Design DATAPATH_CON_PIPELINE, start of the top module:
module DATAPATH_CON_PIPELINE(clk,reset,imem_addr,imem_rdata,dmem_addr,dmem_wdata,dmem_we,dmem_rdata);
For scale: ~8300 cells after synthesis, about 1300 flip-flops, about 160 I/O pins, ~70000 sq um of cells after synthesis.
export LEC_CHECK = 0
export ABC_AREA = 1
export CAP_MARGIN = 10
export CELL_PAD_IN_SITES_DETAIL_PLACEMENT = 1
export CELL_PAD_IN_SITES_GLOBAL_PLACEMENT = 3
export CORE_ASPECT_RATIO = 0.6
export CORE_MARGIN = 2
export CORE_UTILIZATION = 40
export CTS_CLUSTER_DIAMETER = 307
export CTS_CLUSTER_SIZE = 17
export GPL_TIMING_DRIVEN = 0
export MAX_ROUTING_LAYER = met5
export MIN_ROUTING_LAYER = met2
export SLEW_MARGIN = 20
create_clock -name core_clock -period 4.41 [get_ports {clk}]
run.sh (not shown) runs the stock make flow with config.mk's settings and CLKGATE_MAP_FILE=.
The baseline never finished: it broke off in 5_1_grt.
Edit:
ABC_AREA = default   (was 1)
CAP_MARGIN = 40   (was 10)
CELL_PAD_IN_SITES_DETAIL_PLACEMENT = default   (was 1)
CELL_PAD_IN_SITES_GLOBAL_PLACEMENT = default   (was 3)
CORE_ASPECT_RATIO = default   (was 0.6)
CORE_UTILIZATION = 72   (was 40)
CTS_CLUSTER_DIAMETER = default   (was 307)
CTS_CLUSTER_SIZE = default   (was 17)
GPL_TIMING_DRIVEN = default   (was 0)
MAX_ROUTING_LAYER = default   (was met5)
MIN_ROUTING_LAYER = default   (was met2)
clock period = 4.02 ns   (was 4.41 ns; I/O delays follow)
Outcome: The new run ended with an error in 5_1_grt, error GRT-0232. Die area falls by 47%. Synthesized area falls by 6.1%. Synthesized cell count falls by 44%.
Edit:
CAP_MARGIN = 20   (was 40)
clock period = 3.18 ns   (was 4.02 ns; I/O delays follow)
Outcome: With this change the flow did not get past 4_1_cts with DPL-0033; synthesized area does not change; die size is unchanged; synthesized cell count stays the same.
Edit:
CTS_CLUSTER_SIZE = 32   (was default)
HOLD_SLACK_MARGIN = 0.28   (was default)
PLACE_DENSITY = 0.64   (was default)
clock period = 4.45 ns   (was 3.18 ns; I/O delays follow)
Result: The changed run ended with an error in 5_1_grt on ODB-0269; area after synthesis does not change; die area does not change; synthesized cell count does not change.


DATAPATH_CON_PIPELINE again, from the RTL that the note above started with.
clock: 3.96 ns
lec_check: 0
cap_margin: 20
cell_pad_in_sites_detail_placement: 2
cell_pad_in_sites_global_placement: 2
core_margin: 2
core_utilization: 29
cts_cluster_diameter: 130
gpl_timing_driven: 0
max_routing_layer: met4
place_density_lb_addon: 0.18
setup_slack_margin: 0.69
slew_margin: 20
The baseline completed and failed the layout checks on negative setup slack.
Next try:
==> flow/config.mk (replaced) <==
export PLATFORM = sky130hd
export DESIGN_NAME = DATAPATH_CON_PIPELINE
export DESIGN_NICKNAME = DATAPATH_CON_PIPELINE
export VERILOG_FILES = /design/flow/design.v
export SDC_FILE = /design/flow/constraint.sdc
export NUM_CORES = 4
export LEC_CHECK = 0
export CAP_MARGIN = 20
export CORE_MARGIN = 2
export CORE_UTILIZATION = 40
export SLEW_MARGIN = 20
==> flow/constraint.sdc (replaced) <==
create_clock -name core_clock -period 6.9 [get_ports {clk}]
set_input_delay 1.3800 -clock core_clock [delete_from_list [all_inputs] [get_ports {clk}]]
set_output_delay 1.3800 -clock core_clock [all_outputs]
set_load 0.01 [all_outputs]
=>
- With this change the flow passed the timing, DRC and antenna checks
- clock power is lower by 48%
- worst hold slack degrades by 0.010 ns
- routed wire length is lower by 29%
- final area is lower by 12%
- sequential power is lower by 43%
- global-route usage is lower by 1.1 points
- core utilization is higher by 8.3 points
- first-iteration DRC count is higher by 7.7%
- setup slack improves by 1.7 ns
Next try:
--- a/flow/config.mk
+++ b/flow/config.mk
@@ -8,4 +8,5 @@
 export CAP_MARGIN = 20
 export CORE_MARGIN = 2
-export CORE_UTILIZATION = 40
+export CORE_UTILIZATION = 70
+export CTS_CLUSTER_SIZE = 37
 export SLEW_MARGIN = 20
==> flow/constraint.sdc (replaced) <==
create_clock -name core_clock -period 4.36 [get_ports {clk}]
set_input_delay 0.8720 -clock core_clock [delete_from_list [all_inputs] [get_ports {clk}]]
set_output_delay 0.8720 -clock core_clock [all_outputs]
set_load 0.01 [all_outputs]
Effect:
- Now the flow aborted during 5_1_grt
- area after synthesis stays the same
- die area goes down by well over a third
- synthesized cell count does not change


build 18:
DATAPATH_CON_PIPELINE again, from the RTL that the note above started with.
Settings: LEC_CHECK=0, ABC_AREA=0, CAP_MARGIN=20, CELL_PAD_IN_SITES_DETAIL_PLACEMENT=2, CELL_PAD_IN_SITES_GLOBAL_PLACEMENT=2, CORE_ASPECT_RATIO=0.83, CORE_MARGIN=5, CORE_UTILIZATION=43, CTS_CLUSTER_DIAMETER=99, GPL_ROUTABILITY_DRIVEN=0, GPL_TIMING_DRIVEN=0, HOLD_SLACK_MARGIN=0.3, MAX_ROUTING_LAYER=met4, SLEW_MARGIN=30; clock period 7.5 ns.
The flow did not stop early for build 18: all stages ran, and the layout cleared the timing, DRC and antenna checks.
> inputs changed (build 18 -> build 38)
Settings: changing CORE_MARGIN from 5 to 2; removing CORE_ASPECT_RATIO (formerly 0.83); changing SLEW_MARGIN from 30 to 20; changing CAP_MARGIN from 20 to 40; removing MAX_ROUTING_LAYER (formerly met4); removing GPL_ROUTABILITY_DRIVEN (formerly 0); removing CTS_CLUSTER_DIAMETER (formerly 99); removing GPL_TIMING_DRIVEN (formerly 0); setting CTS_CLUSTER_SIZE to 14 for the first time; removing CELL_PAD_IN_SITES_GLOBAL_PLACEMENT (formerly 2); changing CORE_UTILIZATION from 43 to 70; removing ABC_AREA (formerly 0); removing CELL_PAD_IN_SITES_DETAIL_PLACEMENT (formerly 2); changing the clock period (ns, I/O delays scaled along) from 7.5 to 4.51.
Results
Build 38 is listed as incomplete: the tool reported an error in global routing (5_1_grt) and the run ended there.
Overall die width: build 38 and build 18 compared, higher one is build 18
Comparing build 18 against build 38, there is no change at all in cts-stage hold buffer count.
Looking at number of rows created at floorplan, build 38 sits 19 below build 18.
### build 38 -> build 14
Settings: a deleted CTS_CLUSTER_SIZE that had been 14; a change of CORE_UTILIZATION from 70 to 40; a deleted HOLD_SLACK_MARGIN that had been 0.3; a change of CAP_MARGIN from 40 to 20; a change of the clock period (ns, I/O delays scaled along) from 4.51 to 7.5.
Build 38 and build 14: one clean run, build 14; the rest did not finish clean. global routing (5_1_grt): build 38 exited with error. Going from build 38 to build 14, count of placed standard cells including taps grew by a little under 10%. In build 14, the number of buffers inserted during clock tree synthesis came out about 4.4% above the value in build 38. The higher y dimension of the die of build 38 and build 14 is in build 14. Relative to build 38, core utilization before placement has gone down in build 14.
Relative to build 14, the following input files were edited for build 88:
Settings: CORE_UTILIZATION changed from 40 to 70; CTS_CLUSTER_SIZE newly set to 37; the clock period (ns, I/O delays scaled along) changed from 7.5 to 4.23.
Findings:
- Build 88 did not finish; a tool error ended it in global routing (5_1_grt).
- Build 88: total half-perimeter wirelength after legalization and detailed placement about 18% above build 14
- Build 88 ends up with higher routability congestion estimate than build 14 does.
- Taking build 14 as 1.0, build 88 lands at 0.58 on die area.


Setup of alpha:
Starting RTL as in the previous note.
make LEC_CHECK=0 CAP_MARGIN=40 CORE_MARGIN=2 CORE_UTILIZATION=70 CTS_CLUSTER_DIAMETER=381 CTS_CLUSTER_SIZE=14 MAX_ROUTING_LAYER=met4 SLEW_MARGIN=20 finish   # period 4.03 ns
Status: alpha FAILED at global routing (tool error)
Edits applied to the flow inputs when going from alpha to beta:
- CTS_CLUSTER_SIZE removed (was 14)
- HOLD_SLACK_MARGIN newly set to 0.3
- CAP_MARGIN changed from 40 to 20
- CTS_CLUSTER_DIAMETER removed (was 381)
- CORE_UTILIZATION changed from 70 to 40
- MAX_ROUTING_LAYER removed (was met4)
- CORE_MARGIN changed from 2 to 5
- the clock period (ns, I/O delays scaled along) changed from 4.03 to 7.5
### Flow results
Compared with alpha, beta shows cell area after placement that has gone down by a few percent.
Between alpha and beta, the area inside the core boundary is higher for beta.
Both conditions hold for beta: the flow ran to the end and the final layout passed the timing, DRC and antenna checks.
From beta to alpha, area reported by Yosys stat did not move at all.
Summary: with alpha as the reference, CTS buffer count in beta moved up by more than a quarter.
Here is what was changed in the inputs of gamma compared with beta.
- a change of HOLD_SLACK_MARGIN from 0.3 to 0.29
- an added SETUP_SLACK_MARGIN of 1.11
- an added CTS_CLUSTER_SIZE of 40
- a change of CORE_MARGIN from 5 to 2
- a change of CORE_UTILIZATION from 40 to 70
- a change of the clock period (ns, I/O delays scaled along) from 7.5 to 4.21
--- outcome ---
- gamma did not finish; the tool stopped in global routing with error ODB-0269.
- Reported for beta and gamma, number of placed I/O pins turned out identical to the last digit.
- Summary of gamma over beta: floorplan row count went down 25%; post-CTS setup-driven buffer insertion count went up 30; effective utilization at floorplan went up 31 points; synthesized instance count held.
- Reported for beta and gamma, chip area from the yosys synthesis statistics turned out identical to the last digit.
- Cell total after placement: gamma vs beta down 491
diff inputs: gamma => delta
- a deleted CTS_CLUSTER_SIZE that had been 40
- a deleted SETUP_SLACK_MARGIN that had been 1.11
- a deleted HOLD_SLACK_MARGIN that had been 0.29
- a change of CORE_UTILIZATION from 70 to 46
- a change of the clock period (ns, I/O delays scaled along) from 4.21 to 6.9
Findings:
delta | status: complete | timing, DRC, antenna: pass
gamma did not finish; a tool error ended it in global routing.
Higher number of cells in the design after placement goes to delta over gamma.
delta ends up with a number of buffers inserted during clock tree synthesis that is 9 higher than in gamma.
Total of cells resized after clock tree synthesis, delta and gamma: smaller value in delta
Per the comparison of delta with gamma, starting density of the core shrank by 25 points, total number of clock tree sinks held steady.
Die span in y of delta exceeds that of gamma by more than 10%.
Going from gamma to delta, HPWL after detailed placement shrinks by 17%.
When delta is measured against gamma, its placed standard-cell area turns out 3.9% lower.
Width of the die in delta is 23% higher than in gamma
[compare] base=gamma new=delta: core box area rose by 53%, die size +about 50%.


DATAPATH_CON_PIPELINE again, from the RTL that the note above started with.
clock: 4.4 ns
lec_check: 0
cap_margin: 20
cell_pad_in_sites_global_placement: 0
core_aspect_ratio: 1.05
core_margin: 2
core_utilization: 71
cts_cluster_size: 50
gpl_routability_driven: 1
max_routing_layer: met4
min_routing_layer: met1
place_density_lb_addon: 0.06
slew_margin: 20
The first run died in 4_1_cts.
Then changed:
==> flow/config.mk (replaced) <==
export PLATFORM = sky130hd
export DESIGN_NAME = DATAPATH_CON_PIPELINE
export DESIGN_NICKNAME = DATAPATH_CON_PIPELINE
export VERILOG_FILES = /design/flow/design.v
export SDC_FILE = /design/flow/constraint.sdc
export NUM_CORES = 4
export LEC_CHECK = 0
export CAP_MARGIN = 20
export CELL_PAD_IN_SITES_GLOBAL_PLACEMENT = 3
export CORE_ASPECT_RATIO = 1.05
export CORE_MARGIN = 2
export CORE_UTILIZATION = 30
export GPL_ROUTABILITY_DRIVEN = 0
export MAX_ROUTING_LAYER = met4
export MIN_ROUTING_LAYER = met2
export PLACE_DENSITY_LB_ADDON = 0.15
export SLEW_MARGIN = 20
==> flow/constraint.sdc (replaced) <==
create_clock -name core_clock -period 8.17 [get_ports {clk}]
set_input_delay 1.6340 -clock core_clock [delete_from_list [all_inputs] [get_ports {clk}]]
set_output_delay 1.6340 -clock core_clock [all_outputs]
set_load 0.01 [all_outputs]
After rerunning: The changed run completed without violations. Die size is higher by about 130%. Synthesized area is unchanged. Synthesized cell count is unchanged.
Then changed:
==> flow/config.mk (replaced) <==
export PLATFORM = sky130hd
export DESIGN_NAME = DATAPATH_CON_PIPELINE
export DESIGN_NICKNAME = DATAPATH_CON_PIPELINE
export VERILOG_FILES = /design/flow/design.v
export SDC_FILE = /design/flow/constraint.sdc
export NUM_CORES = 4
export LEC_CHECK = 0
export CAP_MARGIN = 20
export CELL_PAD_IN_SITES_DETAIL_PLACEMENT = 1
export CORE_MARGIN = 2
export CORE_UTILIZATION = 40
export CTS_CLUSTER_DIAMETER = 20
export SLEW_MARGIN = 20
==> flow/constraint.sdc (replaced) <==
create_clock -name core_clock -period 7.5 [get_ports {clk}]
set_input_delay 1.5000 -clock core_clock [delete_from_list [all_inputs] [get_ports {clk}]]
set_output_delay 1.5000 -clock core_clock [all_outputs]
set_load 0.01 [all_outputs]
Effect:
- utilization rises by 17 points
- worst setup slack is worse by 190 ps
- count of clock-buffer cells in the layout rises by 323
- critical path depth falls by 1
Then changed:
--- a/flow/config.mk
+++ b/flow/config.mk
@@ -6,8 +6,8 @@
 export NUM_CORES = 4
 export LEC_CHECK = 0
-export CAP_MARGIN = 20
-export CELL_PAD_IN_SITES_DETAIL_PLACEMENT = 1
+export CAP_MARGIN = 40
 export CORE_MARGIN = 2
-export CORE_UTILIZATION = 40
-export CTS_CLUSTER_DIAMETER = 20
+export CORE_UTILIZATION = 66
+export CTS_CLUSTER_DIAMETER = 381
+export CTS_CLUSTER_SIZE = 14
 export SLEW_MARGIN = 20
==> flow/constraint.sdc (replaced) <==
create_clock -name core_clock -period 4.03 [get_ports {clk}]
set_input_delay 0.8060 -clock core_clock [delete_from_list [all_inputs] [get_ports {clk}]]
set_output_delay 0.8060 -clock core_clock [all_outputs]
set_load 0.01 [all_outputs]
Now the flow produced a layout that fails on setup timing. Via count came out lower by 1.0%. Worst setup slack is worse by 1100 ps. Routed wire length fell by 9.0%. Hold slack degrades by 20 ps. Die area came out lower by 39%.


DATAPATH_CON_PIPELINE again, from the RTL that the note above started with.
## DATAPATH_CON_PIPELINE
module DATAPATH_CON_PIPELINE(clk,reset,imem_addr,imem_rdata,dmem_addr,dmem_wdata,dmem_we,dmem_rdata);
input clk; 
input reset;
output [31:0] imem_addr;
input  [31:0] imem_rdata;
output [31:0] dmem_addr;
output [31:0] dmem_wdata;
output dmem_we;
input  [31:0] dmem_rdata;
wire [31:0] address_final; 
wire [31:0] Out_PC; 
wire [31:0] next_pc;
wire [31:0] Instruction; 
wire RegDst,Jump,MemtoReg,ALUsrc,RegWrite,Branch,BranchNe,ZeroExt; 
wire MemRead, MemWrite; 
wire [3:0] ALUOP;
wire [4:0] writereg;
wire [31:0] read_data1,read_data2;
wire [31:0] sign_extended;
wire [3:0] alucontrol;
wire [31:0] mux_alu;
wire [31:0] alu_result;
wire zero; 
wire [31:0] Jump_address;
wire [31:0] shift_left_branch;
wire [31:0] branch_pc;
wire [31:0] mux_branch_out;
wire [31:0] DM_mux;
wire [4:0] src_1_d_e,src_2_d_e;
wire [4:0] dest_d_e;
wire [31:0] reg1_d_e;
wire [31:0] reg2_d_e;
wire [31:0] imm_d_e;
wire branch_d_e,branchne_d_e;
wire MemtoReg_d_e,MemRead_d_e,MemWrite_d_e,RegWrite_d_e,ALUsrc_d_e;
wire [3:0] alucontrol_d_e;
wire [31:0] branch_pc_d_e;
wire [4:0] dest_e_m;
wire MemWrite_e_m,MemtoReg_e_m,RegWrite_e_m;
wire [31:0] alu_result_e_m,store_data_e_m;
wire [4:0] dest_m_w;
wire RegWrite_m_w;
wire [31:0] result_m_w;
wire [31:0] PC_F_D,inst_F_D;
wire [1:0] val1,val2;
wire hazard_detected;
wire [31:0] val_1_mux_forw,val_2_mux_forw;
wire branch_taken;
wire use_src1,use_src2;
assign imem_addr = Out_PC;
assign Instruction = imem_rdata;
PC #(32)call_pc(.clk(clk),.reset(reset),.en(~hazard_detected | branch_taken),.d(next_pc),.q(Out_PC));
adder_pc call_adder_pc(.pc(Out_PC),.pc_add(address_final));
mux2_1 call_mux2_1_jump(.a(Jump_address),.b(address_final),.sel(Jump),.out(mux_branch_out));
mux2_1 call_mux2_1_branch(.a(branch_pc_d_e),.b(mux_branch_out),.sel(branch_taken),.out(next_pc));
F_D call_F_D(.clk(clk),.rst(reset),.STALL(hazard_detected),.FLUSH(branch_taken | Jump),.PCIn(address_final),.instructionIn(Instruction),.PC(PC_F_D),.instruction(inst_F_D));
Register_File call_RF(.clk(clk),.readreg1(inst_F_D[25:21]),.readreg2(inst_F_D[20:16]),
  ...
==> flow/config.mk <==
export PLATFORM = sky130hd
export DESIGN_NAME = DATAPATH_CON_PIPELINE
export DESIGN_NICKNAME = DATAPATH_CON_PIPELINE
export VERILOG_FILES = /design/flow/design.v
export SDC_FILE = /design/flow/constraint.sdc
export NUM_CORES = 4
export LEC_CHECK = 0
export CAP_MARGIN = 20
export CELL_PAD_IN_SITES_GLOBAL_PLACEMENT = 1
export CORE_ASPECT_RATIO = 1.05
export CORE_MARGIN = 2
export CORE_UTILIZATION = 64
export CTS_CLUSTER_DIAMETER = 80
export GPL_ROUTABILITY_DRIVEN = 1
export MAX_ROUTING_LAYER = met4
export MIN_ROUTING_LAYER = met1
export PLACE_DENSITY_LB_ADDON = 0.06
export SETUP_SLACK_MARGIN = 1.0
export SLEW_MARGIN = 20
==> flow/constraint.sdc <==
create_clock -name core_clock -period 3.83 [get_ports {clk}]
set_input_delay 0.7660 -clock core_clock [delete_from_list [all_inputs] [get_ports {clk}]]
set_output_delay 0.7660 -clock core_clock [all_outputs]
set_load 0.01 [all_outputs]
The starting point produced a layout that fails on negative setup slack.
Edit:
Settings changed: CORE_UTILIZATION 64 to 71, CTS_CLUSTER_DIAMETER 80 to default, CTS_CLUSTER_SIZE from default to 37, PLACE_DENSITY from default to 0.64, PLACE_DENSITY_LB_ADDON 0.06 to default, SETUP_SLACK_MARGIN 1.0 to default.
Clock period 3.83 ns to 4.4 ns, I/O delays scaled along.
With this change the flow stopped in global routing (5_1_grt).
Die size drops by roughly a tenth.
Synthesized area is unchanged.
Synthesized cell count is unchanged.
No activity file was given, so power comes from the tool's default toggle rates.
